--- flow/config.mk ---
export PLATFORM = sky130hd
export DESIGN_NAME = PIEZO_reality_and_damedame
export DESIGN_NICKNAME = PIEZO_reality_and_damedame
export VERILOG_FILES = /design/flow/design.v
export SDC_FILE = /design/flow/constraint.sdc
export NUM_CORES = 4
export LEC_CHECK = 0
export CAP_MARGIN = 20
export CORE_MARGIN = 2
export CORE_UTILIZATION = 72
export CTS_CLUSTER_DIAMETER = 95
export CTS_CLUSTER_SIZE = 21
export PLACE_DENSITY_LB_ADDON = 0.25
export SLEW_MARGIN = 20
--- flow/constraint.sdc ---
create_clock -name core_clock -period 3.19 [get_ports {CLK_1MHZ}]
set_input_delay 0.6380 -clock core_clock [delete_from_list [all_inputs] [get_ports {CLK_1MHZ}]]
set_output_delay 0.6380 -clock core_clock [all_outputs]
set_load 0.01 [all_outputs]
--- flow/design.v ---
module PIEZO_reality_and_damedame(RESETN,CLK_1MHZ,A,T,SONG );
input RESETN,CLK_1MHZ,A,T;
output SONG;
reg SONG;
reg BUFF,BUFF2;
reg [10:0] freq,freq2;
reg [31:0] CNT_SOUND,CNT_SOUND2;
integer CLK_COUNT,CLK_COUNT2;
integer scale,scale2;
always @(*)
begin
if(A&&~T)
	SONG = BUFF;
else if(~A&&T)
	SONG = BUFF2;	
else 
	SONG =0;
end
always @( posedge CLK_1MHZ)
begin
	case(scale)
		-2: freq <= 0;
		-1: freq <= 0;
		0: freq <= 1012;	 
		1:	freq <= 1516;	  
		2:	freq <= 955;		  
		3: freq <= 1012;	  
		4: freq <= 1136;	  
		5: freq <= 1275;	  
		6: freq <= 1012;	  
		7: freq <= 0;	     
		8: freq <= 1607;	  
		9: freq <= 955;		  
		10: freq <= 1012;	  
		11: freq <= 1136;	  
		12: freq <= 1275;	  
		13: freq <= 1012;	  
		14: freq <= 675;	  
		15: freq <= 758;	  
		16: freq <= 1012;	  
		17: freq <= 0;	 	  
		18: freq <= 1516;	  
		19: freq <= 1351;	  
		20: freq <= 1275;	  
		21: freq <= 1012;	  
		22: freq <= 1136;	  
		23: freq <= 1204;	  
		24: freq <= 1136;	  
		25: freq <= 0;	  
		26: freq <= 1516;	  
		27: freq <= 758;	  
		28: freq <= 851;	  
		29: freq <= 902;	  
		30: freq <= 851;	  
		31: freq <= 0;	  
		32: freq <= 1275;	  
		33: freq <= 851;	  
		34: freq <= 955;	  
		35: freq <= 1012;	  
		36: freq <= 955;	  
		37: freq <= 1012;	  
		38: freq <= 1136;	  
		39: freq <= 0;	 	  
		40: freq <= 1012;	  
		41: freq <= 1516;	  
		42: freq <= 955;	  
		43: freq <= 1012;	  
		44: freq <= 1136;	  
		45: freq <= 1275;	  
		46: freq <= 1012;	  
		47: freq <= 0;	     
		48: freq <= 1607;	  
		49: freq <= 955;	 
		50: freq <= 1012;	  
		51: freq <= 1136;	  
		52: freq <= 1275;	  
		53: freq <= 1012;	  
		54: freq <= 675;	  
		55: freq <= 758;	  
		56: freq <= 1012;	  
		57: freq <= 0;	 	  
		58: freq <= 1516;	  
		59: freq <= 1351;	  
		60: freq <= 1275;	  
		61: freq <= 1012;	  
		62: freq <= 1136;	  
		63: freq <= 1204;	  
		64: freq <= 1136;	  
		65: freq <= 0;	  
		66: freq <= 1516;	  
		67: freq <= 758;	  
		68: freq <= 851;	  
		69: freq <= 902;	  
		70: freq <= 851;	  
		71: freq <= 0;	  
		72: freq <= 1275;	  
		73: freq <= 851;	  
		74: freq <= 955;	  
		75: freq <= 1012;	  
		76: freq <= 1136;	  
		77: freq <= 1275;	  
		78: freq <= 1275;	  
		79: freq <= 0;       
		default: freq <= 0;
	endcase
	case(scale2)
		-2: freq2 <= 0;
		-1: freq2 <= 0;	 
		0: freq2 <= 955;	  
		1: freq2 <= 851;	  
		2: freq2 <= 955;	  
		3: freq2 <= 758;	  
		4: freq2 <= 758;	  
		5: freq2 <= 758;	  
		6: freq2 <= 758;	  
		7: freq2 <= 758;	  
		8: freq2 <= 0;	  
		8: freq2 <= 0;	  
		9: freq2 <= 955;	  
		10: freq2 <= 955;	  
		11: freq2 <= 1012;	
		12: freq2 <= 1012;	
		13: freq2 <= 1012;	
		14: freq2 <= 1012;	
		15: freq2 <= 955;	 
		16: freq2 <= 955;	 
		17: freq2 <= 851;	 
		18: freq2 <= 851;	 
		19: freq2 <= 1136;	  
		20: freq2 <= 1275;	  
		21: freq2 <= 1275;	 
		22: freq2 <= 1275;	 
		23: freq2 <= 1275;	 
		24: freq2 <= 1275;	 
		25: freq2 <= 1275;	 
		26: freq2 <= 1275;	 
		27: freq2 <= 0;	  
		28: freq2 <= 0;	  
		29: freq2 <= 0;	  
		30: freq2 <= 0;	  
		31: freq2 <= 1275;	  
		32: freq2 <= 1431;	  
		33: freq2 <= 1516;	  
		34: freq2 <= 1431;	  
		35: freq2 <= 1431;	  
		36: freq2 <= 1431;	  
		37: freq2 <= 1431;	  
		38: freq2 <= 1431;	  
		39: freq2 <= 0;	  
		40: freq2 <= 0;	  
		41: freq2 <= 1136;	  
		42: freq2 <= 1136;	  
		43: freq2 <= 1012;	 
		44: freq2 <= 1012;	 
		45: freq2 <= 1012;	 
		46: freq2<= 1012;	 
		47: freq2<= 758;	  
		48: freq2 <= 758;	  
		49: freq2 <= 1012;	 
		50: freq2 <= 1012;	 
		51: freq2 <= 851;	 
		52:	freq2 <= 955;	 
		53:	freq2 <= 955;	 
		54:	freq2 <= 955;	 
		55:	freq2 <= 955;	 
		56:	freq2 <= 955;	 
		57:	freq2 <= 955;	 
		58:	freq2 <= 955;	 
		59:	freq2 <= 0;	  
		60:	freq2 <= 0;	  
		61:	freq2 <= 0;	  
		62:	freq2 <= 0;	  
		63:	freq2 <= 955;	 
		64:	freq2 <= 851;	 
		65:	freq2 <= 955;	 
		66:	freq2 <= 758;	  
		67:	freq2 <= 758;	  
		68:	freq2 <= 758;	  
		69:	freq2 <= 758;	  
		70:	freq2 <= 758;	  
		71:	freq2 <= 0;	  
		72:	freq2 <= 0;	  
		73:	freq2 <= 1136;	  
		74:	freq2 <= 1012;	 
		75:	freq2 <= 955;	 
		76:	freq2 <= 955;	 
		77:	freq2 <= 955;	 
		78:	freq2 <= 955;	 
		79:	freq2 <= 851;	 
		80:	freq2 <= 851;	 
		81:	freq2 <= 851;	 
		82:	freq2 <= 851;	 
		83:	freq2 <= 1275;	  
		84:	freq2 <= 1275;	  
		85:	freq2 <= 851;	 
		86:	freq2 <= 851;	 
		87:	freq2 <= 955;	 
		88:	freq2 <= 955;	 
		89:	freq2 <= 955;	 
		90:	freq2 <= 955;	 
		91:	freq2 <= 955;	 
		92:	freq2 <= 955;	 
		93:	freq2 <= 0;	  
		94:	freq2 <= 0;	  
		95:	freq2<= 0;	  
		96:	freq2<= 0;	  
		97:	freq2 <= 1516;	  
		98:	freq2 <= 1431;	  
		99:	freq2 <= 1275;	  
	100:	freq2 <= 1431;	  
	101:	freq2 <= 955;	 
	102:	freq2 <= 955;	 
	103:	freq2 <= 955;	 
	104:	freq2 <= 955;	 
	105:	freq2 <= 955;	 
	106:	freq2 <= 955;	 
	107:	freq2 <= 0;	  
	108:	freq2 <= 0;	  
	109:	freq2 <= 0;	  
	110:	freq2 <= 0;	  
	111:	freq2 <= 0;	  
	112:	freq2 <= 0;	  
	113:	freq2 <= 1516;	 
	114:	freq2<= 1431;	 
	115:	freq2 <= 1275;	  
	116:	freq2 <= 1431;	  
	117:	freq2 <= 851;	 
	118:	freq2 <= 851;	 
	119:	freq2 <= 851;	 
	120:	freq2 <= 851;	 
	121:	freq2 <= 851;	 
	122:	freq2 <= 851;	 
	123:	freq2 <= 0;	  
	124:	freq2 <= 0;	  
	125:	freq2 <= 0;	  
	126:	freq2 <= 0;	  
	127:	freq2 <= 851;	 
	128:	freq2 <= 955;	 
	129:	freq2 <= 1012;	 
	130:	freq2<= 955;	 
	default: freq <= 0;
	endcase		
end
always @(negedge RESETN or posedge CLK_1MHZ)
begin
	if(RESETN==1'b0)
		begin
				scale <= -2;
				BUFF <= 0;
				CNT_SOUND <= 0;
				CLK_COUNT <= 0;
		end
	else
		begin
			if(A)
				begin
					if( scale== -2 || scale == -1||
						 scale == 1|| scale == 2|| scale == 4|| scale == 5 || scale == 7 ||
						 scale == 8|| scale == 9|| scale == 11|| scale == 12|| scale == 15||
						 scale == 17|| scale == 18|| scale == 19|| scale == 20|| scale == 21||
						 scale ==23|| scale ==25|| scale == 26|| scale == 27|| scale == 29||
						 scale ==31|| scale ==32|| scale ==33|| scale ==35 || scale ==37 ||
						 scale ==41|| scale ==42|| scale == 44|| scale == 45|| scale == 47||
						 scale == 48|| scale == 49|| scale == 51|| scale == 52|| scale == 55||
						 scale ==57|| scale ==58|| scale == 59|| scale == 60|| scale == 61||
						 scale ==63|| scale ==65|| scale == 66|| scale == 67|| scale == 69||
						 scale ==71|| scale ==72|| scale == 73|| scale == 75 )
						 begin
								if( (CLK_COUNT < 300000) )         
									begin
										if(CNT_SOUND >= freq)   
											begin
												CNT_SOUND <= 0;   
												BUFF <= ~BUFF;					
												CLK_COUNT <= CLK_COUNT+1; 
											end				
										else   
											begin
												CNT_SOUND <=CNT_SOUND +1;  
												CLK_COUNT <= CLK_COUNT+1;
											end
									end						
								else  
									begin
										CLK_COUNT <= 0;	
										CNT_SOUND <= 0;	
										scale <= scale + 1;
									end
						end
					else if(scale == 3|| scale == 6|| scale ==10|| scale ==22 || scale ==24 ||
						 scale ==28|| scale ==30|| scale == 34|| scale == 39|| scale == 43||
						 scale == 46|| scale == 50|| scale == 62|| scale == 64|| scale == 68 ||scale == 70||
						 scale ==74|| scale ==77|| scale == 79)
							begin
								if( (CLK_COUNT < 600000) )         
									begin
										if(CNT_SOUND >= freq)   
											begin
												CNT_SOUND <= 0;   
												BUFF <= ~BUFF;					
												CLK_COUNT <= CLK_COUNT+1; 
											end				
										else   
											begin
												CNT_SOUND <=CNT_SOUND +1;  
												CLK_COUNT <= CLK_COUNT+1;
											end
									end						
								else  
									begin
										CLK_COUNT <= 0;	
										CNT_SOUND <= 0;
										scale <= scale + 1;
									end
							end	
					else if(scale == 0|| scale ==14|| scale ==36|| scale ==40 || scale ==54 ||
						 scale ==76)
						 begin
								if( (CLK_COUNT < 900000) )         
									begin
										if(CNT_SOUND >= freq)   
											begin
												CNT_SOUND <= 0;   
												BUFF <= ~BUFF;					
												CLK_COUNT <= CLK_COUNT+1; 
											end				
										else   
											begin
												CNT_SOUND <=CNT_SOUND +1;  
												CLK_COUNT <= CLK_COUNT+1;
											end
									end						
								else  
									begin
										CLK_COUNT <= 0;	
										CNT_SOUND <= 0;	
										scale <= scale + 1;
									end
							end
					else if(scale == 13|| scale ==16|| scale ==38|| scale ==53 || scale ==56 ||
						 scale ==78)
						 begin
								if( (CLK_COUNT < 1200000) )         
									begin
										if(CNT_SOUND >= freq)   
											begin
												CNT_SOUND <= 0;   
												BUFF <= ~BUFF;					
												CLK_COUNT <= CLK_COUNT+1; 
											end				
										else   
											begin
												CNT_SOUND <=CNT_SOUND +1;  
												CLK_COUNT <= CLK_COUNT+1;
											end
									end						
								else  
									begin
										CLK_COUNT <= 0;	
										CNT_SOUND <= 0;	
										scale <= scale + 1;
									end
						 end
					else       
						begin
							scale <= -2;
							BUFF  <= 0;
							CNT_SOUND <= 0;
							CLK_COUNT <= 0;
						end
				end
				else 
					begin
							scale <= -2;
							BUFF  <= 0;
							CNT_SOUND <= 0;
							CLK_COUNT <= 0;
					end
			end
end
always @(negedge RESETN or posedge CLK_1MHZ)
begin
	if(RESETN==1'b0)
		begin
				scale2<= -2;
				BUFF2 <= 0;
				CNT_SOUND2 <= 0;
				CLK_COUNT2 <= 0;
		end
	else
		begin	
			if(T)
				begin
					if(scale2 < 131) 
						begin
							if( (CLK_COUNT2 < 250000) )        
											begin
												if(CNT_SOUND2 >= freq2)   
													begin
														CNT_SOUND2 <= 0;   
														BUFF2 <= ~BUFF2;					
														CLK_COUNT2 <= CLK_COUNT2+1; 
													end				
												else   
													begin
														CNT_SOUND2 <=CNT_SOUND2 +1;  
														CLK_COUNT2 <= CLK_COUNT2+1;
													end
												end						
							else 
								begin
									CLK_COUNT2 <= 0;	
									CNT_SOUND2 <= 0;	
									scale2 <= scale2 + 1;
								end
						end
					else
						begin
							CLK_COUNT2 <= 0;	
							CNT_SOUND2 <= 0;	
							scale2 <= -2;
						end
				end
				else
					begin
						scale2<= -2;
						BUFF2 <= 0;
						CNT_SOUND2 <= 0;
						CLK_COUNT2 <= 0;
					end
	  end
end
endmodule
--- flow/run.sh ---
#!/bin/bash
# the make line also repeats each setting of config.mk as NAME=value (left out here)
make -C /OpenROAD-flow-scripts/flow DESIGN_CONFIG=/design/flow/config.mk WORK_HOME=/design/flow/orfs CLKGATE_MAP_FILE= finish
==> results of run 1 <==
## final cells by class
type	instances	area share (%)
Clock buffer	22	3.04
Clock inverter	1	0.120
Inverter	51	1.42
Multi-Input combinational cell	985	46.0
Sequential cell	216	40.6
Tap cell	216	2.00
Timing Repair Buffer	111	6.85
## through the flow
| stage | total power (W) | util, % |
|---|---|---|
| 6_report | 0.00477 | 85.1 |
| 5_1_grt | 0.00491 | 85.1 |
| 3_3_place_gp | 0.00297 | 79.7 |
| 3_5_place_dp | 0.00297 | 79.7 |
| 2_1_floorplan | 0.00289 | - |
| 4_1_cts | 0.00478 | 82.7 |
## metal layers
layer,vias up,share of wire [%]
met3,119,6.5
met5,-,0
li1,4685,-
met4,0,3.9
met1,4873,40
met2,505,49
## timing repair
action | in CTS | in global routing
setup endpoints to repair | 67 | 106
gates cloned | 0 | 3
hold buffers | 0 | 0
pin swaps | 0 | 18
setup buffers | 2 | 13
gates resized | 8 | 63
endpoints found under the hold margin | 0 | 0
==> Slide: Implementation Results, run 1 <==
Key Metrics from the Run

STA
  • Unrepaired setup endpoints after global routing: yes
  • Final period util: 104%
  • Fmax: 0.301 GHz
  • Relative slew slack: 55.1%
  • Max-slew violation count: 0
  • Worst Tran Pin Value: 0.673 ns
  • Hold_ws: around 0.18 ns
  • Fin Setup TNS: -1.49 ns
  • Setup violators final: 28
  • Final Skew: 0.0308 ns
  • Final WS setup: -0.133 ns
  • Final hold vios: 0
  • Post-layout minimum cycle time: 3.32 ns

Power and ir drop
  • Pwr/cell area: around 350 nW/um^2
  • Clock network power: around 0.0018 W
  • Logic pwr share: 2.5%
  • Register share of total power: around three fifths
  • Sw Pwr: 0.00105 W
  • Clk network pwr share: 38.7%
  • P_comb: 0.000121 W
  • Switching Share: roughly 22%
  • Pwr top: sequential cells
  • Int Pwr: between 0.003 and 0.004 W
  • Seq power: 0.00280 W
  • Leakage: 5.73 nW
  • Peak VDD IR: 0.582 mV

Final layout
  • Layout fillers: 854
  • Area Overhead vs Synth: 15.4%
  • Flip-flop and latch area: 5480 sq um
  • Fin area: between 10000 and 15000 sq um
  • Nets@finish: 1417
  • Comb area: 6220 sq um
  • Finished Layout Cells: approximately 1600

Clock network
  • Clk ins delay skew pair: 0.49 ns
  • TritonCTS clock tree: yes
  • H-tree Lvls: 1
  • Total CTS buffers: 14
  • Worst-path clk slew: approximately 0.09 ns
  • Clock sinks: 216
  • Root buf cell: clkbuf_16
  • Max clock buf depth: 3

Route
  • DRC errors left: 0
  • WL/cell: 18.5 um
  • Final wirelength: 29.7 mm
  • Initial DRC count: 1063
  • Drt pass-1 iters: 6
  • Ant diodes: 0
  • Vias/cell: 6.36
  • Via count: a little over 10000
  • Antenna viol nets, final: 0

Critical path
  • CP endpoint: scale[26]$_DFFE_PN1P_
  • Reg2reg end: scale[26]$_DFFE_PN1P_
  • Critical Path Start: scale[5]$_DFFE_PN1P_
  • Slowest stage delay, CP: 0.64 ns
  • Reg2reg setup slack: -0.13 ns
  • Most frequent CP cell: buf_6
  • Worst path depth: 13
  • CP Capture Type: register
  • Critical path required time: 3.59 ns
  • CP delay by family, top: AND-OR/OR-AND gates
  • Reg2Reg Depth: 13
  • Crit path buf inv count: 3
  • Reg2reg start: scale[5]$_DFFE_PN1P_
  • WS Path Type: register to register
  • Crit Path Max Fanout: 8
  • Critical path launch point type: register
  • Crit path DAT: 3.72 ns
  • CP max-delay cell: dfstp_2
  • Worst-path cell chain: buf_6 > nand2b_1 > o21ai_0 > a221o_1 > a221oi_2 > a31oi_2 > o21ai_2 > nand3_1 > o211ai_1 > buf_4 > a311oi_4 > buf_6 > a211oi_2

Yosys
  • Post-Synthesis Cells: 1274
  • Synth top cells by count: nor2_1, dfrtp_1, nand2_1
  • Top FF cell, synth: dfrtp_1
  • Share of Yosys cell area claimed by the top area cell type: 28.2%
  • AO/OA Area Share: between 10 and 15%
  • Count leader, synth: nor2_1
  • Top cells by area: dfrtp_1, dfstp_2, nor2_1
  • Xor+xnor area frac: 7.33%
  • Cell type with the largest total area: dfrtp_1
  • EDFF count, synth: 11
  • Yosys Instances: about 1300
  • Mux share: 0.534%
  • Mean Syn Cell Area: 9.20 sq um
  • Seq share, synth: 46.8%
  • Netlist Area Pre-Place: 11700 sq um
  • Synth unique cells: 78
  • And+or+nand+nor area frac: 24.1%
  • Yosys Chip Area: 11700 sq um
  • Synth Warn #: 1
  • Asr flop ratio synth: between 80% and 90%
  • Dominant comb cell: simple AND/OR/NAND/NOR gates
  • Registers, synthesis: 216
  • Adder Area Share: 3.63%

Floorplanning
  • # IOs: 5
  • Row cnt: 46
  • DIE WIDTH: 132 um
  • Die H: 132 um
  • Fp util: between 70% and 80%
  • Full die area: 17300 sq um
  • Core Area: 15900 sq um

Global routing
  • Largest net degree at the start of global routing: 85
  • All-Layer GR Usage: 33.4%
  • Initial antenna violation count: 0
  • Met2 usage: between 50% and 60%
  • Most crowded layer after global routing: met2
  • Global-route wire length before repair: 48.1 mm
  • Global routing usage on met3: between 4 and 5%
  • Gr ovfl total: 0
  • Vias in the first global route: 9878
  • Met1 usage: 44.5%

Place
  • Final HPWL DP: 19.2 mm
  • Dpl ws: -0.100 ns
  • I/O Buffers: 4
  • GPL Wtd Cong: 1.06
  • Area post-placement: 12700 sq um
  • Dpl cells: 1561

Hold path
  • Worst hold path type: primary input to async pin

Job
  • Stage-log warning count: 33
  • Max_cap viols: 0

Run status
  • Status: failed layout checks
  • Layout Check Fails: setup timing
==> run 2, diff against run 1 <==
Settings changed: CORE_UTILIZATION 72 to 40, CTS_CLUSTER_DIAMETER 95 to not set, CTS_CLUSTER_SIZE 21 to not set, GPL_ROUTABILITY_DRIVEN set to 0, PLACE_DENSITY_LB_ADDON 0.25 to 0.16.
Clock period 3.19 ns to 10.0 ns, I/O delays scaled along.
==> run 2 against run 1 <==
The run now finishes clean. Sequential power fell by 68%. Area after synthesis did not move. Hold slack improved by 0.29 ns. Non-clock buffer count fell by 101. Wire length fell by 16%. Power fell by 60%. Clock-buffer cell count rose by 17. First-iteration DRC count fell by 48%. Critical path type is now primary input to output pin. Critical endpoint is now SONG. Largest power group is now the clock network.
==> Slide: Implementation Results, run 2 <==
Key Metrics from the Run

Run status
  • Status: no timing/DRC/antenna violations

Critical path
  • Slowest stage delay, CP: 0.65 ns (about the same)
  • CP Capture Type: output pin
  • Critical Path Start: A
  • WS Path Type: primary input to output pin
  • Worst path depth: 4 (-9)
  • CP endpoint: SONG
  • Reg2reg start: scale[4]$_DFFE_PN1P_
  • Crit path buf inv count: 2 (-1)
  • Reg2reg end: scale[9]$_DFFE_PN1P_
  • Crit Path Max Fanout: 6 (-2)
  • Critical path launch point type: primary input
  • Worst-path cell chain: clkdlybuf4s50_1 > nand2_1 > o21ai_0 > clkdlybuf4s50_1
  • Reg2Reg Depth: 10 (-3)
  • Critical path required time: 8.00 ns (+4.41 ns)
  • Reg2reg setup slack: 5.72 ns (+5.85 ns)
  • Crit path DAT: 3.52 ns (-0.20 ns)
  • CP delay by family, top: buffers and inverters
  • CP max-delay cell: clkdlybuf4s50_1
  • Most frequent CP cell: clkdlybuf4s50_1

Job
  • Stage-log warning count: 32 (-3.0%)
  • Max_cap viols: 0 (unchanged)

Power and ir drop
  • Pwr/cell area: 144 nW/um^2 (-59%)
  • Seq power: 0.000895 W (-68%)
  • P_comb: 0.0000337 W
  • Leakage: 5.41 nW (-5.5%)
  • Pwr top: the clock network
  • Int Pwr: 0.00148 W (-60%)
  • Register share of total power: 47.5% (-11 points)
  • Switching Share: 21.6% (-0.37 points)
  • Sw Pwr: 0.000406 W (-61%)
  • Clk network pwr share: 50.7% (+12 points)
  • Logic pwr share: 1.8% (-0.7 points)
  • Peak VDD IR: 0.132 mV (-77%)
  • Clock network power: 0.000956 W (-48%)

Final layout
  • Layout fillers: 2780 (+230%)
  • Fin area: 13100 sq um (-3.4%)
  • Comb area: 5930 sq um (-4.6%)
  • Nets@finish: 1327 (-6.4%)
  • Flip-flop and latch area: 5480 sq um (unchanged)
  • Area Overhead vs Synth: 11.4%

Place
  • Area post-placement: 12200 sq um (-3.8%)
  • I/O Buffers: 4 (unchanged)
  • Final HPWL DP: 16.5 mm (-14%)

STA
  • Fin Setup TNS: 0 ns (+1.49 ns)
  • Post-layout minimum cycle time: 5.52 ns
  • Final Skew: 0.0135 ns (-0.0173 ns)
  • Worst Tran Pin Value: 0.954 ns (+0.281 ns)
  • Relative slew slack: 36.3% (-19 points)
  • Final period util: 55.2% (-49 points)
  • Hold_ws: 0.471 ns (+0.290 ns)
  • Setup violators final: 0 (-100%)
  • Final hold vios: 0 (unchanged)
  • Fmax: 0.181 GHz
  • Unrepaired setup endpoints after global routing: no
  • Max-slew violation count: 0 (unchanged)

Route
  • Ant diodes: 0 (unchanged)
  • Via count: 9032 (-11%)
  • Antenna viol nets, final: 0 (unchanged)
  • WL/cell: 14.8 um (-20%)
  • DRC errors left: 0 (unchanged)
  • Initial DRC count: 554 (-48%)
  • Vias/cell: 5.33 (-16%)
  • Drt pass-1 iters: 4 (-2)
  • Final wirelength: 25.0 mm (-16%)

Yosys
  • Synth Warn #: 1 (unchanged)
  • Top cells by area: dfrtp_1, dfstp_2, nor2_1
  • Yosys Instances: 1274 (unchanged)
  • Synth unique cells: 78 (unchanged)
  • Seq share, synth: 46.8% (unchanged)
  • Cell type with the largest total area: dfrtp_1
  • Asr flop ratio synth: 89.8% (unchanged)
  • Netlist Area Pre-Place: 11700 sq um (unchanged)
  • Registers, synthesis: 216 (unchanged)
  • Synth top cells by count: nor2_1, dfrtp_1, nand2_1
  • Mean Syn Cell Area: 9.20 sq um (unchanged)
  • Mux share: 0.534% (unchanged)
  • Share of Yosys cell area claimed by the top area cell type: 28.2% (unchanged)
  • And+or+nand+nor area frac: 24.1% (unchanged)
  • Adder Area Share: 3.63% (unchanged)
  • EDFF count, synth: 11 (unchanged)
  • Xor+xnor area frac: 7.33% (unchanged)
  • Dominant comb cell: simple AND/OR/NAND/NOR gates
  • Post-Synthesis Cells: 1274 (unchanged)
  • Yosys Chip Area: 11700 sq um (unchanged)
  • Top FF cell, synth: dfrtp_1
  • Count leader, synth: nor2_1
  • AO/OA Area Share: 13.7% (unchanged)

Clock network
  • Clk ins delay skew pair: 0.53 ns (+0.04 ns)
  • Clock sinks: 216 (unchanged)
  • Total CTS buffers: 26 (+12)
  • Max clock buf depth: 3 (unchanged)
  • Worst-path clk slew: 0.05 ns (-0.04 ns)
  • CTS-repair resized insts: 0 (-8)
  • Setup Buffers After CTS: 0 (-2)
  • TritonCTS clock tree: yes
  • H-tree Lvls: 1 (unchanged)
  • Hold_buf cts: 0 (unchanged)
  • Root buf cell: clkbuf_16

Floorplanning
  • Row cnt: 62 (+35%)
  • # IOs: 5 (unchanged)
  • DIE WIDTH: 175 um (+33%)
  • Die H: 175 um (+33%)
  • Core Area: 28800 sq um (+81%)
  • Fp util: 40.7% (-33 points)
  • Full die area: 30700 sq um (+77%)

Global routing
  • All-Layer GR Usage: 16.8% (-17 points)
  • Global-route wire length before repair: 44.0 mm (-8.4%)
  • Gr ovfl total: 0 (unchanged)
  • Largest net degree at the start of global routing: 79 (-7.1%)
  • Initial antenna violation count: 0 (unchanged)
  • Vias in the first global route: 8874 (-10%)

Hold path
  • Worst Hold Path Cells: 1
  • Worst hold path type: register to register
  • HP Start: CLK_COUNT2[0]$_DFF_PN0_
  • Worst Hold Endpoint: CLK_COUNT2[0]$_DFF_PN0_
==> run 2: final cells by class <==
type                    count  area share, %
clock inverters             9          0.920
well taps                 384           3.68
multi-input cells         984           45.4
flip-flops and latches    216           42.0
repair buffers             10          0.680
clock buffers              39           5.83
inverters                  51           1.47
==> run 2: per-stage QoR <==
step                      cells  worst slack, ns  util [%]  total power [W]
final                      1693             4.48      45.4          0.00189
after detailed placement   1645             4.47      42.3         0.000946
after CTS                  1693             4.48      45.4          0.00191
after global placement     1645             4.48      42.3         0.000946
after floorplan            1313             5.70         -         0.000922
after global routing       1693             4.40      45.4          0.00196
==> run 2: per-layer routing <==
metal | wire [um] | track usage [%]
met1 | 12400 | 24.6
met2 | 11100 | 26.5
met3 | 977 | 2.28
met4 | 535 | 3.82
met5 | 0 | 0
==> run 3, diff against run 2 <==
Settings changed: CORE_UTILIZATION 40 to 62, CTS_CLUSTER_SIZE set to 100, GPL_ROUTABILITY_DRIVEN 0 to not set, PLACE_DENSITY_LB_ADDON 0.16 to not set.
Clock period 10.0 ns to 4.28 ns, I/O delays scaled along.
==> run 3 against run 2 <==
Combinational power rose by 140%. Via count rose by 1.0%. Synthesized cell count did not move. Critical path type is now register to register. Setup slack got worse by 4.2 ns. Final cell count fell by 8.4%. Sequential power rose by 130%.
==> Slide: Implementation Results, run 3 <==
Key Metrics from the Run

Critical path
  • Slowest stage delay, CP: 0.66 ns (about the same)
  • CP endpoint: scale[10]$_DFFE_PN1P_
  • Worst path depth: 12 (+8)
  • Most frequent CP cell: a31oi_1
  • CP delay by family, top: AND-OR/OR-AND gates
  • Critical Path Start: scale[1]$_DFFE_PN1P_
  • WS Path Type: register to register
  • Worst-path cell chain: ha_1 > nor2b_1 > mux2i_1 > o32ai_1 > a31oi_1 > a31oi_1 > nor4_1 > and2_1 > o211ai_1 > nor3_1 > buf_4 > a211oi_1
  • Reg2reg setup slack: 0.32 ns (-5.40 ns)
  • Reg2reg end: scale[10]$_DFFE_PN1P_
  • Critical path launch point type: register
  • Critical path required time: 4.68 ns (-3.32 ns)
  • CP max-delay cell: o211ai_1
  • Crit path buf inv count: 1 (-1)
  • Reg2Reg Depth: 12 (+2)
  • CP Capture Type: register
  • Reg2reg start: scale[1]$_DFFE_PN1P_
  • Crit path DAT: 4.36 ns (+0.84 ns)
  • Crit Path Max Fanout: 19 (+13)

Power and ir drop
  • Seq power: 0.00209 W (+130%)
  • Clk network pwr share: 46.6% (-4.1 points)
  • Sw Pwr: 0.000884 W (+120%)
  • Int Pwr: 0.00318 W (+120%)
  • Register share of total power: 51.4% (+3.9 points)
  • Final Power: 0.00407 W (+120%)
  • Pwr/cell area: 317 nW/um^2 (+120%)
  • Pwr top: sequential cells
  • Switching Share: 21.7% (+0.19 points)
  • Clock network power: 0.00190 W (+99%)
  • Leakage: 5.41 nW (about the same)
  • Logic pwr share: 2.0% (+0.2 points)
  • Peak VDD IR: 0.311 mV (+140%)
  • P_comb: 0.0000817 W (+140%)

Floorplanning
  • Full die area: 20000 sq um (-35%)
  • Core Area: 18600 sq um (-35%)
  • Die H: 141 um (-19%)
  • Fp util: 62.9% (+22 points)
  • DIE WIDTH: 141 um (-19%)
  • # IOs: 5 (unchanged)
  • Row cnt: 50 (-19%)

Route
  • Antenna viol nets, final: 0 (unchanged)
  • WL/cell: 15.7 um (+6.2%)
  • Vias/cell: 5.89 (+10%)
  • DRC errors left: 0 (unchanged)
  • Final wirelength: 24.3 mm (-2.8%)
  • Ant diodes: 0 (unchanged)
  • Drt pass-1 iters: 8 (+4)
  • Via count: 9125 (+1.0%)
  • Initial DRC count: 592 (+6.9%)

Yosys
  • Netlist Area Pre-Place: 11700 sq um (unchanged)
  • Xor+xnor area frac: 7.33% (unchanged)
  • Share of Yosys cell area claimed by the top area cell type: 28.2% (unchanged)
  • And+or+nand+nor area frac: 24.1% (unchanged)
  • Synth unique cells: 78 (unchanged)
  • Mux share: 0.534% (unchanged)
  • Registers, synthesis: 216 (unchanged)
  • Mean Syn Cell Area: 9.20 sq um (unchanged)
  • Synth Warn #: 1 (unchanged)
  • Post-Synthesis Cells: 1274 (unchanged)
  • Asr flop ratio synth: 89.8% (unchanged)
  • Seq share, synth: 46.8% (unchanged)
  • Synth top cells by count: nor2_1, dfrtp_1, nand2_1
  • AO/OA Area Share: 13.7% (unchanged)
  • Dominant comb cell: simple AND/OR/NAND/NOR gates
  • Top cells by area: dfrtp_1, dfstp_2, nor2_1
  • Adder Area Share: 3.63% (unchanged)
  • Yosys Instances: 1274 (unchanged)
  • EDFF count, synth: 11 (unchanged)
  • Count leader, synth: nor2_1
  • Cell type with the largest total area: dfrtp_1
  • Top FF cell, synth: dfrtp_1
  • Yosys Chip Area: 11700 sq um (unchanged)

Hold path
  • Worst hold path type: primary input to async pin

Final layout
  • Layout fillers: 1496 (-46%)
  • Nets@finish: 1337 (+0.75%)
  • Flip-flop and latch area: 5480 sq um (unchanged)
  • Comb area: 5930 sq um (about the same)
  • Area Overhead vs Synth: 9.54%
  • Finished Layout Cells: 1550 (-8.4%)
  • Final Util: 68.8% (+23 points)

Clock network
  • Max clock buf depth: 3 (unchanged)
  • Clock sinks: 216 (unchanged)
  • H-tree Lvls: 1 (unchanged)
  • Root buf cell: clkbuf_16
  • Hold_buf cts: 0 (unchanged)
  • Worst-path clk slew: 0.06 ns (about the same)
  • CTS-repair resized insts: 0 (unchanged)
  • Setup Buffers After CTS: 0 (unchanged)
  • TritonCTS clock tree: yes
  • Clk ins delay skew pair: 0.51 ns (-0.02 ns)
  • Total CTS buffers: 23 (-12%)

Global routing
  • Global-route wire length before repair: 42.0 mm (-4.6%)
  • Initial antenna violation count: 0 (unchanged)
  • Largest net degree at the start of global routing: 93 (+18%)
  • Vias in the first global route: 8745 (-1.5%)
  • Gr ovfl total: 0 (unchanged)
  • All-Layer GR Usage: 25.0% (+8.2 points)

Run status
  • Status: no timing/DRC/antenna violations

STA
  • Unrepaired setup endpoints after global routing: no
  • Final hold vios: 0 (unchanged)
  • Fmax: 0.253 GHz
  • Setup violators final: 0 (unchanged)
  • Max-slew violation count: 0 (unchanged)
  • Final Skew: 0.0190 ns (+0.00554 ns)
  • Final period util: 92.5% (+37 points)
  • Fin Setup TNS: 0 ns (unchanged)
  • Relative slew slack: 44.5% (+8.2 points)
  • Post-layout minimum cycle time: between 3 and 4 ns
  • Worst Tran Pin Value: 0.829 ns (-0.125 ns)

Place
  • Dpl cells: 1508 (-8.3%)
  • Final HPWL DP: 16.5 mm (-0.21%)
  • GPL Wtd Cong: 0.985
  • I/O Buffers: 4 (unchanged)

Job
  • Max_cap viols: 0 (unchanged)
  • Stage-log warning count: 34 (+6.3%)
==> run 3: per-layer routing <==
metal | vias up | GRT usage [%] | part of all wire [%]
met2 | 279 | 38.9 | 44
met3 | 53 | 3.17 | 5.4
li1 | 4522 | - | -
met5 | - | 0 | 0
met4 | 0 | 6.89 | 2.4
met1 | 4271 | 37.4 | 48
==> run 3: stage by stage <==
| stage | worst slack (ns) | instance area (sq um) | hold slack (ns) |
|---|---|---|---|
| after detailed placement | 0.441 | 12100 | 0.453 |
| after global routing | 0.00135 | 12800 | 0.439 |
| after floorplan | 1.09 | 11900 | 0.433 |
| final | 0.321 | 12800 | 0.391 |
| after CTS | 0.404 | 12800 | 0.421 |
| after global placement | 0.500 | 12100 | 0.452 |
==> run 3: cell type report <==
class	count	share of cell area [%]
clock inverters	14	0.721
well taps	234	2.28
inverters	51	1.49
flip-flops and latches	216	42.7
multi-input cells	984	46.2
repair buffers	23	1.55
clock buffers	28	5.03
==> run 4, diff against run 3 <==
Settings changed: CORE_ASPECT_RATIO set to 1.18, CORE_UTILIZATION 62 to 72, CTS_CLUSTER_DIAMETER set to 281, CTS_CLUSTER_SIZE 100 to 41, GPL_ROUTABILITY_DRIVEN set to 1, GPL_TIMING_DRIVEN set to 1, PLACE_DENSITY set to 0.36, SETUP_SLACK_MARGIN set to 0.8.
Clock period 4.28 ns to 3.01 ns, I/O delays scaled along.
==> run 4 against run 3 <==
The run now fails in 5_1_grt. Synthesized cell count stayed put. Die area is 13% lower. Area after synthesis stayed put.
==> Slide: Implementation Results, run 4 <==
Physical Implementation Snapshot

Yosys
  • Mean Syn Cell Area: 9.20 sq um (unchanged)
  • Synth Warn #: 1 (unchanged)
  • Mux share: 0.534% (unchanged)
  • Xor+xnor area frac: 7.33% (unchanged)
  • Seq share, synth: 46.8% (unchanged)
  • Count leader, synth: nor2_1
  • Dominant comb cell: simple AND/OR/NAND/NOR gates
  • AO/OA Area Share: 13.7% (unchanged)
  • Registers, synthesis: 216 (unchanged)
  • Synth top cells by count: nor2_1, dfrtp_1, nand2_1
  • Post-Synthesis Cells: 1274 (unchanged)
  • And+or+nand+nor area frac: 24.1% (unchanged)
  • Synth unique cells: 78 (unchanged)
  • Netlist Area Pre-Place: 11700 sq um (unchanged)
  • Adder Area Share: 3.63% (unchanged)
  • Share of Yosys cell area claimed by the top area cell type: 28.2% (unchanged)
  • EDFF count, synth: 11 (unchanged)
  • Top FF cell, synth: dfrtp_1
  • Top cells by area: dfrtp_1, dfstp_2, nor2_1
  • Cell type with the largest total area: dfrtp_1
  • Yosys Instances: 1274 (unchanged)
  • Yosys Chip Area: 11700 sq um (unchanged)
  • Asr flop ratio synth: 89.8% (unchanged)

Clock network
  • Max clock buf depth: 3 (unchanged)
  • Total CTS buffers: 9 (-61%)
  • Clock sinks: 216 (unchanged)
  • Root buf cell: clkbuf_16
  • Hold_buf cts: 0 (unchanged)
  • H-tree Lvls: 1 (unchanged)

Place
  • I/O Buffers: 4 (unchanged)
  • Final HPWL DP: 20.1 mm (+22%)
  • Dpl ws: -0.508 ns (-0.949 ns)
  • Dpl cells: 1612 (+6.9%)
  • GPL Wtd Cong: 0.947 (-3.9%)
  • Area post-placement: 13300 sq um (+10%)

Run status
  • Status: did not finish
  • First Err: [ERROR GRT-0232] Routing congestion too high. Check the congestion heatmap in the GUI.
  • Stopped at: 5_1_grt

Floorplanning
  • DIE WIDTH: 121 um (-14%)
  • # IOs: 5 (unchanged)
  • Fp util: 73.7% (+11 points)
  • Die H: 143 um (+0.78%)
  • Full die area: 17300 sq um (-13%)
  • Core Area: 15900 sq um (-15%)
  • Row cnt: 50 (unchanged)

Global routing
  • All-Layer GR Usage: between 70 and 80%
  • Gr ovfl total: 9
## run 4: stage by stage
stage / utilization [%] / TNS [ns] / hold slack, ns
after floorplan: - / 0 / 0.306
after global placement: 83.8 / -4.87 / 0.449
after CTS: 95.9 / -2.55 / 0.162
after detailed placement: 83.8 / -13.22 / 0.482
## run 4: repair_timing
item,CTS
pin swaps,92
gates resized,237
setup endpoints to repair,182
setup buffers,66
cloned,9
## run 4: routing by layer
layer	GRT overflow	GRT usage (%)
met5	0	23.5
met4	6	76.1
met3	2	55.4
met2	1	92.3
met1	0	72.9
==> run 5, diff against run 4 <==
Settings changed: ABC_AREA set to 0, CELL_PAD_IN_SITES_DETAIL_PLACEMENT set to 2, CELL_PAD_IN_SITES_GLOBAL_PLACEMENT set to 2, CORE_ASPECT_RATIO 1.18 to 1.72, CORE_MARGIN 2 to 3, CORE_UTILIZATION 72 to 55, CTS_CLUSTER_SIZE 41 to 16, PLACE_DENSITY 0.36 to 0.52, SETUP_SLACK_MARGIN 0.8 to 1.41, TNS_END_PERCENT set to 100.
Clock period 3.01 ns to 9.2 ns, I/O delays scaled along.
==> run 5 against run 4 <==
The flow stops in 3_1_place_gp_skip_io. Synthesized cell count unchanged. Die area increased by 34%. Area after synthesis unchanged.
==> Slide: Implementation Results, run 5 <==
Physical Implementation Snapshot

Yosys
  • Top cells by area: dfrtp_1, dfstp_2, nor2_1
  • Dominant comb cell: simple AND/OR/NAND/NOR gates
  • Mean Syn Cell Area: 9.20 sq um (unchanged)
  • Netlist Area Pre-Place: 11700 sq um (unchanged)
  • Asr flop ratio synth: 89.8% (unchanged)
  • Seq share, synth: 46.8% (unchanged)
  • And+or+nand+nor area frac: 24.1% (unchanged)
  • Registers, synthesis: 216 (unchanged)
  • Top FF cell, synth: dfrtp_1
  • Yosys Chip Area: 11700 sq um (unchanged)
  • AO/OA Area Share: 13.7% (unchanged)
  • Adder Area Share: 3.63% (unchanged)
  • Xor+xnor area frac: 7.33% (unchanged)
  • Yosys Instances: 1274 (unchanged)
  • Synth unique cells: 78 (unchanged)
  • Cell type with the largest total area: dfrtp_1
  • Synth Warn #: 1 (unchanged)
  • Synth top cells by count: nor2_1, dfrtp_1, nand2_1
  • EDFF count, synth: 11 (unchanged)
  • Mux share: 0.534% (unchanged)
  • Post-Synthesis Cells: 1274 (unchanged)
  • Count leader, synth: nor2_1
  • Share of Yosys cell area claimed by the top area cell type: 28.2% (unchanged)

Run status
  • First Err: [ERROR GPL-0301] Utilization 100.898 % exceeds 100%.
  • Status: did not finish
  • Stopped at: 3_1_place_gp_skip_io

Floorplanning
  • Row cnt: 69 (+38%)
  • Die H: 197 um (+38%)
  • Core Area: 20800 sq um (+31%)
  • DIE WIDTH: 117 um (-3.4%)
  • Fp util: 56.3% (-17 points)
  • Full die area: 23200 sq um (+34%)
==> run 6, diff against run 5 <==
Settings changed: ABC_AREA 0 to not set, CELL_PAD_IN_SITES_DETAIL_PLACEMENT 2 to not set, CELL_PAD_IN_SITES_GLOBAL_PLACEMENT 2 to not set, CORE_ASPECT_RATIO 1.72 to not set, CORE_MARGIN 3 to 2, CORE_UTILIZATION 55 to 72, CTS_CLUSTER_DIAMETER 281 to not set, CTS_CLUSTER_SIZE 16 to 10, GPL_ROUTABILITY_DRIVEN 1 to not set, GPL_TIMING_DRIVEN 1 to not set, PLACE_DENSITY 0.52 to not set, SETUP_SLACK_MARGIN 1.41 to 0.5, TNS_END_PERCENT 100 to not set.
Clock period 9.2 ns to 2.98 ns, I/O delays scaled along.
==> run 6 against run 5 <==
The flow stops in 5_1_grt. Synthesized cell count unchanged. Area after synthesis is the same. Die area is 25% lower.
==> Slide: Implementation Results, run 6 <==
Physical Implementation Snapshot

Place
  • Area post-placement: 13500 sq um
  • Final HPWL DP: 21.6 mm
  • GPL Wtd Cong: 0.997
  • I/O Buffers: 4

Run status
  • Status: did not finish
  • First Err: [ERROR DPL-0038] Utilization greater than 100%, impossible to legalize
  • Stopped at: 5_1_grt

Yosys
  • EDFF count, synth: 11 (unchanged)
  • Synth unique cells: 78 (unchanged)
  • Yosys Chip Area: 11700 sq um (unchanged)
  • Dominant comb cell: simple AND/OR/NAND/NOR gates
  • Netlist Area Pre-Place: 11700 sq um (unchanged)
  • Synth top cells by count: nor2_1, dfrtp_1, nand2_1
  • Mean Syn Cell Area: 9.20 sq um (unchanged)
  • Xor+xnor area frac: 7.33% (unchanged)
  • Mux share: 0.534% (unchanged)
  • Share of Yosys cell area claimed by the top area cell type: 28.2% (unchanged)
  • Top cells by area: dfrtp_1, dfstp_2, nor2_1
  • Top FF cell, synth: dfrtp_1
  • Count leader, synth: nor2_1
  • Registers, synthesis: 216 (unchanged)
  • Synth Warn #: 1 (unchanged)
  • And+or+nand+nor area frac: 24.1% (unchanged)
  • Post-Synthesis Cells: 1274 (unchanged)
  • Cell type with the largest total area: dfrtp_1
  • Seq share, synth: 46.8% (unchanged)
  • Asr flop ratio synth: 89.8% (unchanged)
  • AO/OA Area Share: 13.7% (unchanged)
  • Adder Area Share: 3.63% (unchanged)
  • Yosys Instances: 1274 (unchanged)

Floorplanning
  • Core Area: 15900 sq um (-24%)
  • Die H: 132 um (-33%)
  • Full die area: 17300 sq um (-25%)
  • Row cnt: 46 (-33%)
  • DIE WIDTH: 132 um (+12%)
  • Fp util: 73.8% (+17 points)
  • # IOs: 5

Clock network
  • Clock sinks: 216
  • H-tree Lvls: 1
  • Max clock buf depth: 3
  • Root buf cell: clkbuf_16
  • Total CTS buffers: 25
-- run 6: per-stage QoR --
step / std cells / total power (W) / worst slack [ns] / hold WS [ns] / TNS [ns]
floorplan: 1313 / 0.00310 / 0.0168 / 0.300 / 0
global placement: 1635 / 0.00318 / -0.388 / 0.462 / -10.89
detailed placement: 1635 / 0.00319 / -0.553 / 0.466 / -19.30
CTS: 1721 / 0.00592 / -0.124 / 0.103 / -5.15
-- run 6: repair_timing --
item / 4_1_cts
gates cloned: 6
hold buffers: 0
gates resized: 168
endpoints found under the setup margin: 174
endpoints found under the hold margin: 0
pin swaps: 51
setup buffers: 35
==> run 7, diff against run 6 <==
Settings changed: CAP_MARGIN 20 to 0, CTS_CLUSTER_DIAMETER set to 95, CTS_CLUSTER_SIZE 10 to 21, HOLD_SLACK_MARGIN set to 0.3, PLACE_DENSITY_LB_ADDON set to 0.19, SETUP_SLACK_MARGIN 0.5 to -0.14, SLEW_MARGIN 20 to 40, TNS_END_PERCENT set to 50.
==> run 7 against run 6 <==
The layout now fails its checks (setup timing). Area after synthesis unchanged. Die area unchanged. Synthesized cell count unchanged.
==> Slide: Implementation Results, run 7 <==
Key Metrics from the Run

Critical path
  • Reg2Reg Depth: 14
  • Reg2reg end: scale[22]$_DFFE_PN1P_
  • Worst path depth: 14
  • Critical path required time: 3.37 ns
  • Worst-path cell chain: inv_1 > ha_2 > buf_4 > or2_4 > and3_1 > o21ai_2 > a31oi_4 > nor4_4 > and2_1 > o211ai_1 > buf_4 > a311oi_4 > buf_6 > a211oi_1
  • Crit Path Max Fanout: 6
  • CP endpoint: scale[22]$_DFFE_PN1P_
  • Reg2reg start: scale[1]$_DFFE_PN1P_
  • Most frequent CP cell: buf_4
  • CP Capture Type: register
  • Slowest stage delay, CP: between 0.5 and 0.6 ns
  • WS Path Type: register to register
  • Crit path DAT: 3.63 ns
  • Reg2reg setup slack: -0.25 ns
  • CP delay by family, top: simple AND/OR/NAND/NOR gates
  • Crit path buf inv count: 4
  • CP max-delay cell: dfstp_2
  • Critical Path Start: scale[1]$_DFFE_PN1P_
  • Critical path launch point type: register

Run status
  • Status: failed layout checks
  • Layout Check Fails: setup timing

STA
  • Worst Tran Pin Value: 0.781 ns
  • Setup violators final: about 96
  • Final period util: 109%
  • Unrepaired setup endpoints after global routing: yes
  • Final WS setup: -0.254 ns
  • Max-slew violation count: 0
  • Relative slew slack: 47.6%
  • Final Skew: 0.0215 ns
  • Fmax: 0.309 GHz
  • Post-layout minimum cycle time: 3.23 ns
  • Final hold vios: 0

Final layout
  • Area Overhead vs Synth: 19.6%
  • Fin area: around 14000 sq um
  • Layout fillers: 733
  • Nets@finish: approximately 1500
  • Finished Layout Cells: 1647

Power and ir drop
  • Final Power: 0.00513 W
  • Logic pwr share: 2.7%
  • Pwr top: sequential cells
  • Peak VDD IR: around 0.47 mV
  • Int Pwr: between 0.003 and 0.004 W
  • Pwr/cell area: 366 nW/um^2
  • Leakage: 5.96 nW
  • Register share of total power: approximately three fifths
  • P_comb: 0.000140 W
  • Switching Share: ~22%
  • Clock network power: a little under 0.002 W
  • Clk network pwr share: 38.8%
  • Sw Pwr: approximately 0.0011 W
  • Seq power: 0.00300 W

Global routing
  • Global-route wire length before repair: 51.5 mm
  • Vias in the first global route: slightly above 10000
  • Largest net degree at the start of global routing: 73
  • Gr ovfl total: 0
  • Initial antenna violation count: 0
  • All-Layer GR Usage: 36.2%

Floorplanning
  • DIE WIDTH: 132 um (unchanged)
  • Full die area: 17300 sq um (unchanged)
  • Core Area: 15900 sq um (unchanged)
  • Row cnt: 46 (unchanged)
  • # IOs: 5 (unchanged)
  • Fp util: 73.8% (unchanged)
  • Die H: 132 um (unchanged)

Yosys
  • Count leader, synth: nor2_1
  • Adder Area Share: 3.63% (unchanged)
  • Netlist Area Pre-Place: 11700 sq um (unchanged)
  • Post-Synthesis Cells: 1274 (unchanged)
  • Synth unique cells: 78 (unchanged)
  • Asr flop ratio synth: 89.8% (unchanged)
  • Synth top cells by count: nor2_1, dfrtp_1, nand2_1
  • Top cells by area: dfrtp_1, dfstp_2, nor2_1
  • EDFF count, synth: 11 (unchanged)
  • Cell type with the largest total area: dfrtp_1
  • Seq share, synth: 46.8% (unchanged)
  • Xor+xnor area frac: 7.33% (unchanged)
  • Top FF cell, synth: dfrtp_1
  • Mux share: 0.534% (unchanged)
  • Share of Yosys cell area claimed by the top area cell type: 28.2% (unchanged)
  • Mean Syn Cell Area: 9.20 sq um (unchanged)
  • Registers, synthesis: 216 (unchanged)
  • Dominant comb cell: simple AND/OR/NAND/NOR gates
  • Yosys Instances: 1274 (unchanged)
  • And+or+nand+nor area frac: 24.1% (unchanged)
  • AO/OA Area Share: 13.7% (unchanged)
  • Yosys Chip Area: 11700 sq um (unchanged)
  • Synth Warn #: 1 (unchanged)

Clock network
  • Total CTS buffers: 14 (-44%)
  • Worst-path clk slew: 0.09 ns
  • Clk ins delay skew pair: ~0.48 ns
  • TritonCTS clock tree: yes
  • Max clock buf depth: 3 (unchanged)
  • Root buf cell: clkbuf_16
  • H-tree Lvls: 1 (unchanged)
  • Clock sinks: 216 (unchanged)

Route
  • DRC errors left: 0
  • Antenna viol nets, final: 0
  • WL/cell: 20.6 um
  • Initial DRC count: between 1500 and 2000
  • Via count: ~11000
  • Vias/cell: around 6.6
  • Ant diodes: 0
  • Drt pass-1 iters: 7
  • Final wirelength: roughly 34 mm

Job
  • Max_cap viols: 0
  • Stage-log warning count: 33

Place
  • GPL Wtd Cong: 1.02 (+2.1%)
  • Area post-placement: 13000 sq um (-3.4%)
  • Dpl ws: -0.301 ns (+0.252 ns)
  • Final HPWL DP: 20.7 mm (-4.4%)
  • Dpl cells: 1603 (-2.0%)
  • I/O Buffers: 4 (unchanged)

Hold path
  • Worst Hold Path Cells: 1
  • Worst Hold Endpoint: CLK_COUNT2[0]$_DFF_PN0_
  • HP Start: CLK_COUNT2[0]$_DFF_PN0_
  • Worst hold path type: register to register
==> run 7: final cells by class <==
cell class                      count  area [sq um]  share of cell area (%)
Clock buffer                       23           415                    2.96
Clock inverter                      1          16.3                   0.116
Inverter                           51           194                    1.38
Multi-Input combinational cell    984          6330                    45.2
Sequential cell                   216          5480                    39.1
Tap cell                          216           270                    1.93
Timing Repair Buffer              156          1300                    9.28
==> run 7: metrics by stage <==
| step | setup TNS [ns] | util (%) | hold slack [ns] |
|---|---|---|---|
| 4_1_cts | -5.63 | 85.6 | 0.472 |
| 3_5_place_dp | -17.12 | 81.9 | 0.459 |
| 5_1_grt | -22.97 | 88.2 | 0.487 |
| 3_3_place_gp | -14.38 | 81.9 | 0.455 |
| 6_report | -11.70 | 88.2 | 0.465 |
| 2_1_floorplan | -2.56 | - | 0.300 |
==> run 7: repair_timing <==
action / CTS / global route
gates cloned: 1 / 0
resized: 24 / 62
hold buffers: 1 / 0
endpoints found under the setup margin: 87 / 110
endpoints found under the hold margin: 41 / 0
pin swaps: 9 / 20
setup buffers: 3 / 15
==> run 7: layer usage <==
| metal | up-vias | part of all wire (%) | global-route usage (%) |
|---|---|---|---|
| li1 | 4772 | - | - |
| met1 | 5210 | 38 | 46.1 |
| met2 | 679 | 50 | 63.1 |
| met3 | 177 | 6.4 | 4.32 |
| met4 | 0 | 4.9 | 14.6 |
| met5 | - | 0 | 0 |
==> run 8, diff against run 7 <==
Settings changed: CAP_MARGIN 0 to 20, CORE_ASPECT_RATIO set to 1.18, CTS_CLUSTER_DIAMETER 95 to 281, CTS_CLUSTER_SIZE 21 to 16, GPL_ROUTABILITY_DRIVEN set to 1, GPL_TIMING_DRIVEN set to 1, HOLD_SLACK_MARGIN 0.3 to not set, PLACE_DENSITY_LB_ADDON 0.19 to 0.06, SETUP_SLACK_MARGIN -0.14 to -0.12, SLEW_MARGIN 40 to 20, TNS_END_PERCENT 50 to not set.
Clock period 2.98 ns to 3.01 ns, I/O delays scaled along.
==> run 8 against run 7 <==
Still fails the layout checks on setup timing. Highest routed layer is now met5. Largest cell class unchanged. Largest power group unchanged. Sequential share of layout area down 0.16 points. Non-clock buffer count down 4. Wire length down 3.6%. Die area about the same.
==> Slide: Implementation Results, run 8 <==
Key Metrics from the Run

Power and ir drop
  • Sw Pwr: 0.00118 W (+4.6%)
  • Peak VDD IR: 0.538 mV (+15%)
  • Final Power: 0.00525 W (+2.2%)
  • Pwr/cell area: 373 nW/um^2 (+1.8%)
  • Clock network power: 0.00214 W (+8%)
  • Register share of total power: 56.6% (-1.9 points)
  • Leakage: 5.99 nW (+0.61%)
  • Switching Share: 22.6% (+0.50 points)
  • Pwr top: sequential cells
  • Seq power: 0.00297 W (about the same)
  • Logic pwr share: 2.5% (-0.2 points)
  • P_comb: 0.000133 W (-5%)
  • Clk network pwr share: 40.8% (+2.0 points)
  • Int Pwr: 0.00406 W (+1.6%)

Yosys
  • Seq share, synth: 46.8% (unchanged)
  • Count leader, synth: nor2_1
  • Netlist Area Pre-Place: 11700 sq um (unchanged)
  • EDFF count, synth: 11 (unchanged)
  • Xor+xnor area frac: 7.33% (unchanged)
  • Synth Warn #: 1 (unchanged)
  • Asr flop ratio synth: 89.8% (unchanged)
  • Top FF cell, synth: dfrtp_1
  • AO/OA Area Share: 13.7% (unchanged)
  • Top cells by area: dfrtp_1, dfstp_2, nor2_1
  • Mean Syn Cell Area: 9.20 sq um (unchanged)
  • Mux share: 0.534% (unchanged)
  • Adder Area Share: 3.63% (unchanged)
  • Yosys Instances: 1274 (unchanged)
  • Cell type with the largest total area: dfrtp_1
  • Post-Synthesis Cells: 1274 (unchanged)
  • And+or+nand+nor area frac: 24.1% (unchanged)
  • Registers, synthesis: 216 (unchanged)
  • Dominant comb cell: simple AND/OR/NAND/NOR gates
  • Synth top cells by count: nor2_1, dfrtp_1, nand2_1
  • Synth unique cells: 78 (unchanged)
  • Yosys Chip Area: 11700 sq um (unchanged)
  • Share of Yosys cell area claimed by the top area cell type: 28.2% (unchanged)

Final layout
  • Nets@finish: 1460 (-0.068%)
  • Finished Layout Cells: 1641 (-0.36%)
  • Area Overhead vs Synth: 20.1%
  • Layout fillers: 737 (+0.55%)
  • Final Util: 88.5% (+0.33 points)
  • Fin area: 14100 sq um (+0.40%)

Run status
  • Layout Check Fails: setup timing
  • Status: failed layout checks

Place
  • Area post-placement: 12900 sq um (-0.66%)
  • Final HPWL DP: 20.5 mm (-1.1%)
  • Dpl cells: 1589 (-0.87%)
  • I/O Buffers: 4 (unchanged)
  • GPL Wtd Cong: 0.952 (-6.5%)

Critical path
  • Slowest stage delay, CP: 0.61 ns (+0.07 ns)
  • Reg2Reg Depth: 13 (-1)
  • WS Path Type: register to register
  • Crit Path Max Fanout: 6 (unchanged)
  • CP endpoint: scale[20]$_DFFE_PN1P_
  • Most frequent CP cell: buf_6
  • Crit path DAT: 3.70 ns (+0.07 ns)
  • Critical path launch point type: register
  • Critical path required time: 3.42 ns (+0.05 ns)
  • Reg2reg start: scale[5]$_DFFE_PN1P_
  • Reg2reg end: scale[20]$_DFFE_PN1P_
  • Crit path buf inv count: 3 (-1)
  • CP Capture Type: register
  • CP max-delay cell: dfstp_2
  • CP delay by family, top: AND-OR/OR-AND gates
  • Critical Path Start: scale[5]$_DFFE_PN1P_
  • Worst-path cell chain: buf_6 > mux2_4 > mux2i_2 > o32ai_2 > a31oi_2 > a31oi_4 > nor4_4 > and2_1 > o211ai_1 > buf_4 > a311oi_4 > buf_6 > a211oi_2
  • Worst path depth: 13 (-1)
  • Reg2reg setup slack: -0.28 ns (-0.02 ns)

Route
  • Vias/cell: 6.52 (-0.90%)
  • Via count: 10700 (-1.3%)
  • Drt pass-1 iters: 6 (-1)
  • Ant diodes: 0 (unchanged)
  • Initial DRC count: 1049 (-31%)
  • Final wirelength: 32.7 mm (-3.6%)
  • WL/cell: 20.0 um (-3.2%)
  • Antenna viol nets, final: 0 (unchanged)
  • DRC errors left: 0 (unchanged)

Clock network
  • Total CTS buffers: 17 (+3)
  • Clock sinks: 216 (unchanged)
  • Worst-path clk slew: 0.08 ns (about the same)
  • Root buf cell: clkbuf_16
  • Hold_buf cts: 0 (-1)
  • Clk ins delay skew pair: 0.50 ns (+0.02 ns)
  • TritonCTS clock tree: yes
  • Max clock buf depth: 3 (unchanged)
  • H-tree Lvls: 1 (unchanged)

STA
  • Setup violators final: 106 (+10%)
  • Unrepaired setup endpoints after global routing: yes
  • Relative slew slack: 49.2% (+1.7 points)
  • Final hold vios: 0 (unchanged)
  • Final Skew: 0.0216 ns (+0.0000880 ns)
  • Final period util: 109% (+0.69 points)
  • Post-layout minimum cycle time: 3.29 ns (+0.0534 ns)
  • Worst Tran Pin Value: 0.755 ns (-0.0260 ns)
  • Max-slew violation count: 0 (unchanged)
  • Final WS setup: -0.277 ns (-0.0234 ns)
  • Fmax: 0.304 GHz (-1.6%)

Hold path
  • Worst hold path type: primary input to async pin

Global routing
  • Largest net degree at the start of global routing: 78 (+6.8%)
  • All-Layer GR Usage: 35.6% (-0.55 points)
  • Vias in the first global route: 10500 (+1.0%)
  • Global-route wire length before repair: 50.1 mm (-2.6%)
  • Initial antenna violation count: 1 (+1)
  • Gr ovfl total: 0 (unchanged)

Floorplanning
  • Row cnt: 50 (+8.7%)
  • DIE WIDTH: 121 um (-7.7%)
  • # IOs: 5 (unchanged)
  • Full die area: 17300 sq um (about the same)
  • Core Area: 15900 sq um (about the same)
  • Fp util: 73.7% (about the same)
  • Die H: 143 um (+8.4%)

Job
  • Max_cap viols: 0 (unchanged)
  • Stage-log warning count: 35 (+6.1%)
## run 8: final cells by class
cell class | count | area [sq um] | share of cell area (%)
Inverter | 51 | 191 | 1.36
Clock buffer | 28 | 467 | 3.32
Sequential cell | 216 | 5480 | 39.0
Clock inverter | 2 | 17.5 | 0.125
Tap cell | 208 | 260 | 1.85
Timing Repair Buffer | 152 | 1280 | 9.13
Multi-Input combinational cell | 984 | 6360 | 45.2
## run 8: per-layer routing
layer / up-vias / share of wire [%] / global-route usage (%)
li1: 4776 / - / -
met4: 2 / 4.4 / 13.6
met1: 5179 / 37 / 43.5
met2: 598 / 51 / 64.8
met5: - / 0.040 / 0
met3: 146 / 6.9 / 3.77
## run 8: per-stage QoR
stage                     hold WS, ns  worst slack [ns]  setup TNS, ns
final                           0.116            -0.277          -8.89
after global placement          0.447            -0.259         -14.95
after detailed placement        0.466            -0.386         -21.96
after CTS                       0.147            -0.127          -4.51
after global routing            0.172            -0.443         -22.21
after floorplan                 0.306            -0.119          -1.88
## run 8: repair_timing
action                                  4_1_cts  5_1_grt
setup buffers                                 5       14
endpoints found under the setup margin       96      108
endpoints found under the hold margin         0        0
pin swaps                                    11       29
gates cloned                                  1        2
gates resized                                24       88
==> run 9, diff against run 8 <==
Settings changed: CORE_ASPECT_RATIO 1.18 to not set, CTS_CLUSTER_DIAMETER 281 to not set, CTS_CLUSTER_SIZE 16 to 21, GPL_ROUTABILITY_DRIVEN 1 to not set, GPL_TIMING_DRIVEN 1 to not set, PLACE_DENSITY_LB_ADDON 0.06 to not set, SETUP_SLACK_MARGIN -0.12 to not set.
Clock period 3.01 ns to 3.0 ns, I/O delays scaled along.
==> run 9 against run 8 <==
The flow now stops in 5_1_grt. Die area about the same. Synthesized cell count did not move. Area after synthesis unchanged.
==> Slide: Implementation Results, run 9 <==
Physical Implementation Snapshot

Place
  • Final HPWL DP: 19.5 mm (-4.5%)
  • I/O Buffers: 4 (unchanged)
  • GPL Wtd Cong: 1.04 (+9.2%)
  • Area post-placement: 12900 sq um (about the same)

Yosys
  • Yosys Chip Area: 11700 sq um (unchanged)
  • AO/OA Area Share: 13.7% (unchanged)
  • Mean Syn Cell Area: 9.20 sq um (unchanged)
  • Share of Yosys cell area claimed by the top area cell type: 28.2% (unchanged)
  • And+or+nand+nor area frac: 24.1% (unchanged)
  • Xor+xnor area frac: 7.33% (unchanged)
  • Synth top cells by count: nor2_1, dfrtp_1, nand2_1
  • Synth Warn #: 1 (unchanged)
  • Top cells by area: dfrtp_1, dfstp_2, nor2_1
  • EDFF count, synth: 11 (unchanged)
  • Netlist Area Pre-Place: 11700 sq um (unchanged)
  • Count leader, synth: nor2_1
  • Seq share, synth: 46.8% (unchanged)
  • Cell type with the largest total area: dfrtp_1
  • Post-Synthesis Cells: 1274 (unchanged)
  • Dominant comb cell: simple AND/OR/NAND/NOR gates
  • Yosys Instances: 1274 (unchanged)
  • Adder Area Share: 3.63% (unchanged)
  • Synth unique cells: 78 (unchanged)
  • Mux share: 0.534% (unchanged)
  • Asr flop ratio synth: 89.8% (unchanged)
  • Top FF cell, synth: dfrtp_1
  • Registers, synthesis: 216 (unchanged)

Floorplanning
  • Die H: 132 um (-7.7%)
  • DIE WIDTH: 132 um (+8.3%)
  • # IOs: 5 (unchanged)
  • Core Area: 15900 sq um (about the same)
  • Row cnt: 46 (-8.0%)
  • Full die area: 17300 sq um (about the same)
  • Fp util: 73.8% (about the same)

Clock network
  • Clock sinks: 216 (unchanged)
  • Total CTS buffers: 22 (+5)
  • Max clock buf depth: 3 (unchanged)
  • Hold_buf cts: 0 (unchanged)
  • H-tree Lvls: 1 (unchanged)
  • Root buf cell: clkbuf_16

Run status
  • First Err: [ERROR GRT-0232] Routing congestion too high. Check the congestion heatmap in the GUI.
  • Status: did not finish
  • Stopped at: 5_1_grt

Global routing
  • Gr ovfl total: 4
  • All-Layer GR Usage: 64.0%
==> run 9: timing repair <==
action,4_1_cts
pin swaps,48
setup buffers,22
cloned,6
setup endpoints to repair,100
gates resized,115
==> run 9: stage by stage <==
step / setup slack [ns] / cells / power [W] / util [%]
detailed placement: -0.308 / 1589 / 0.00316 / 81.4
CTS: -0.0666 / 1656 / 0.00626 / 91.3
global placement: -0.0803 / 1589 / 0.00315 / 81.4
floorplan: 0.00608 / 1313 / 0.00307 / -
==> run 9: layer usage <==
| metal | global-route usage, % | overflow |
|---|---|---|
| met5 | 4.97 | 0 |
| met4 | 65.6 | 2 |
| met1 | 66.1 | 0 |
| met2 | 87.8 | 2 |
| met3 | 35.9 | 0 |
Power is estimated from default activity; no workload was simulated.
